Setup of ember:
## top
module top(
    input clk,              
    input rst,              
    input cyc,              
    input stb,              
    input we,               
	input [3:0] wb_sel,     
    input [31:0] adr,       
    input [31:0] dat_mosi,  
    output reg [31:0] dat_miso,  
    output reg ack,             
    output reg err              
);
For scale: ~2300 cells after synthesis, roughly 540 flip-flops, roughly 27000 um^2 of cells after synthesis.
Settings: LEC_CHECK=0, CAP_MARGIN=20, CORE_MARGIN=2, CORE_UTILIZATION=19, SLEW_MARGIN=20; clock period 9.06 ns.
run.sh (not shown) runs the stock make flow with config.mk's settings and CLKGATE_MAP_FILE=.
For quartz, these inputs were changed with respect to ember:
- changing CORE_UTILIZATION from 19 to 72
- setting CTS_CLUSTER_SIZE to 42 for the first time
- setting SETUP_SLACK_MARGIN to 0.31 for the first time
- setting TNS_END_PERCENT to 55 for the first time
- setting PLACE_DENSITY_LB_ADDON to 0.0 for the first time
- changing the clock period (ns, I/O delays scaled along) from 9.06 to 5.03
Results
[quartz] flow finished | final checks: failed | reasons: setup timing
Setup slack (higher): ember
On number of antenna violations at the first check in global routing: between quartz and ember, it ends up higher for ember.
quartz vs ember — placed wire-length estimate rose about 7%.
Input-level comparison between harbor and quartz:
- a deleted CTS_CLUSTER_SIZE that had been 42
- an added CTS_CLUSTER_DIAMETER of 380
- a deleted SETUP_SLACK_MARGIN that had been 0.31
- a deleted TNS_END_PERCENT that had been 55
- a change of CAP_MARGIN from 20 to 0
- a change of the clock period (ns, I/O delays scaled along) from 5.03 to 7.0
--- outcome ---
- harbor had finished all stages when the layout checks came back failing, citing setup timing.
- Sort quartz and harbor by area growth from synthesis to layout asc -> top: harbor
- Comparing quartz and harbor, worst slack on hold paths is lower on quartz.
- Against quartz, harbor comes in 1.90 ns higher on worst setup timing slack at the placement stage.
- Compared with quartz, in harbor final critical-path share of the clock period fell by 43 points, highest clock rate dropped 0.87%, net switching power has decreased.
- Clock share of power ended up 2.1 points higher on harbor than on quartz.
Input-level comparison between zinc and harbor:
- swapping 0 for 20 in CAP_MARGIN
- putting MIN_ROUTING_LAYER at met2 where nothing was set
- clearing PLACE_DENSITY_LB_ADDON, which used to be 0.0
- clearing CTS_CLUSTER_DIAMETER, which used to be 380
- swapping 72 for 40 in CORE_UTILIZATION
- putting ABC_AREA at 1 where nothing was set
- swapping 7.0 for 7.79 in the clock period (ns, I/O delays scaled along)
## What came out
For clock-pin transition on the worst setup and hold timing paths, zinc and harbor come out practically identical.
Comparing zinc and harbor, the higher reported leakage power is on zinc.
zinc: full flow OK, the timing, DRC and antenna checks passed
Setup slack of the critical path after layout for zinc is higher than for harbor.
Largest incremental delay on the critical path ends up lower on harbor.
Modified inputs, raven compared to zinc
- removing MIN_ROUTING_LAYER (formerly met2)
- removing ABC_AREA (formerly 1)
- changing CORE_UTILIZATION from 40 to 58
- setting SETUP_SLACK_MARGIN to 1.71 for the first time
- changing the clock period (ns, I/O delays scaled along) from 7.79 to 8.5
==> comparison <==
- Summary: with zinc as the reference, chip area line of the yosys report in raven moved down by more than 10%.
- Lower core occupancy in the finished layout was reported by zinc, not raven.
- raven vs zinc — overall die area dropped about 38%.
- When raven is measured against zinc, its post-route standard cell area excluding fillers turns out 12% lower.
- Proportion of total power due to net switching in raven vs zinc: down 3.2 points
- Wire length per cell after detailed routing of raven exceeds that of zinc by more than 10%.
- raven ended up with met4 as its uppermost layer routed; zinc ended up with met5.
- In raven relative to zinc, reported leakage power had gone down by more than 10%.

========
Starting RTL as in the previous note.
// top
module top(
    input clk,              
    input rst,              
    input cyc,              
    input stb,              
    input we,               
	input [3:0] wb_sel,     
    input [31:0] adr,       
    input [31:0] dat_mosi,  
    output reg [31:0] dat_miso,  
    output reg ack,             
    output reg err              
);
make LEC_CHECK=0 CAP_MARGIN=5 CELL_PAD_IN_SITES_GLOBAL_PLACEMENT=2 CORE_ASPECT_RATIO=0.96 CORE_MARGIN=2 CORE_UTILIZATION=40 CTS_CLUSTER_SIZE=48 HOLD_SLACK_MARGIN=-0.03 PLACE_DENSITY_LB_ADDON=0.03 SLEW_MARGIN=20 finish   # period 10.0 ns
Then changed:
CAP_MARGIN = 20   (was 5)
CELL_PAD_IN_SITES_GLOBAL_PLACEMENT = unset   (was 2)
CORE_ASPECT_RATIO = unset   (was 0.96)
CORE_UTILIZATION = 58   (was 40)
CTS_CLUSTER_SIZE = unset   (was 48)
HOLD_SLACK_MARGIN = unset   (was -0.03)
PLACE_DENSITY_LB_ADDON = unset   (was 0.03)
SETUP_SLACK_MARGIN = -0.7   (was unset)
clock period = 7.49 ns   (was 10.0 ns; I/O delays follow)
What happened: The changed run finished but fails on setup timing; fmax climbs by 18%; total power came out higher by 26%; setup slack loses 1.1 ns; critical path depth is higher by 4; cell area climbs by 0.61%; cell count goes down by 6.7%; core utilization came out higher by 21 points; synthesized area is unchanged; clock power increases by 18%; synthesized cell count stays the same.
Then changed:
CORE_UTILIZATION = 40   (was 58)
SETUP_SLACK_MARGIN = unset   (was -0.7)
clock period = 9.06 ns   (was 7.49 ns; I/O delays follow)
After rerunning: The changed run produced a clean layout. Worst hold slack is better by 0.10 ns. Power is lower by about a fifth. Die size rises by well over a third. Sequential power drops by about a fifth. First-iteration DRC count barely changes. Flip-flop count stays the same. Wire length rose by a few percent. Fmax went down by roughly a tenth. Final area shrinks slightly.
Then changed:
ABC_AREA = 0   (was unset)
CORE_UTILIZATION = 58   (was 40)
MIN_ROUTING_LAYER = met2   (was unset)
PLACE_DENSITY = 0.78   (was unset)
clock period = 6.55 ns   (was 9.06 ns; I/O delays follow)
Effect:
- Now the flow ran to the end with violations: setup timing
- non-clock buffer count went up by 115
- clock skew went up by 0.0089 ns
- count of clock-buffer cells in the layout went down by 11
- die area went down by about 30%
Power figures rest on the tool's default switching activity, not on a simulated workload.
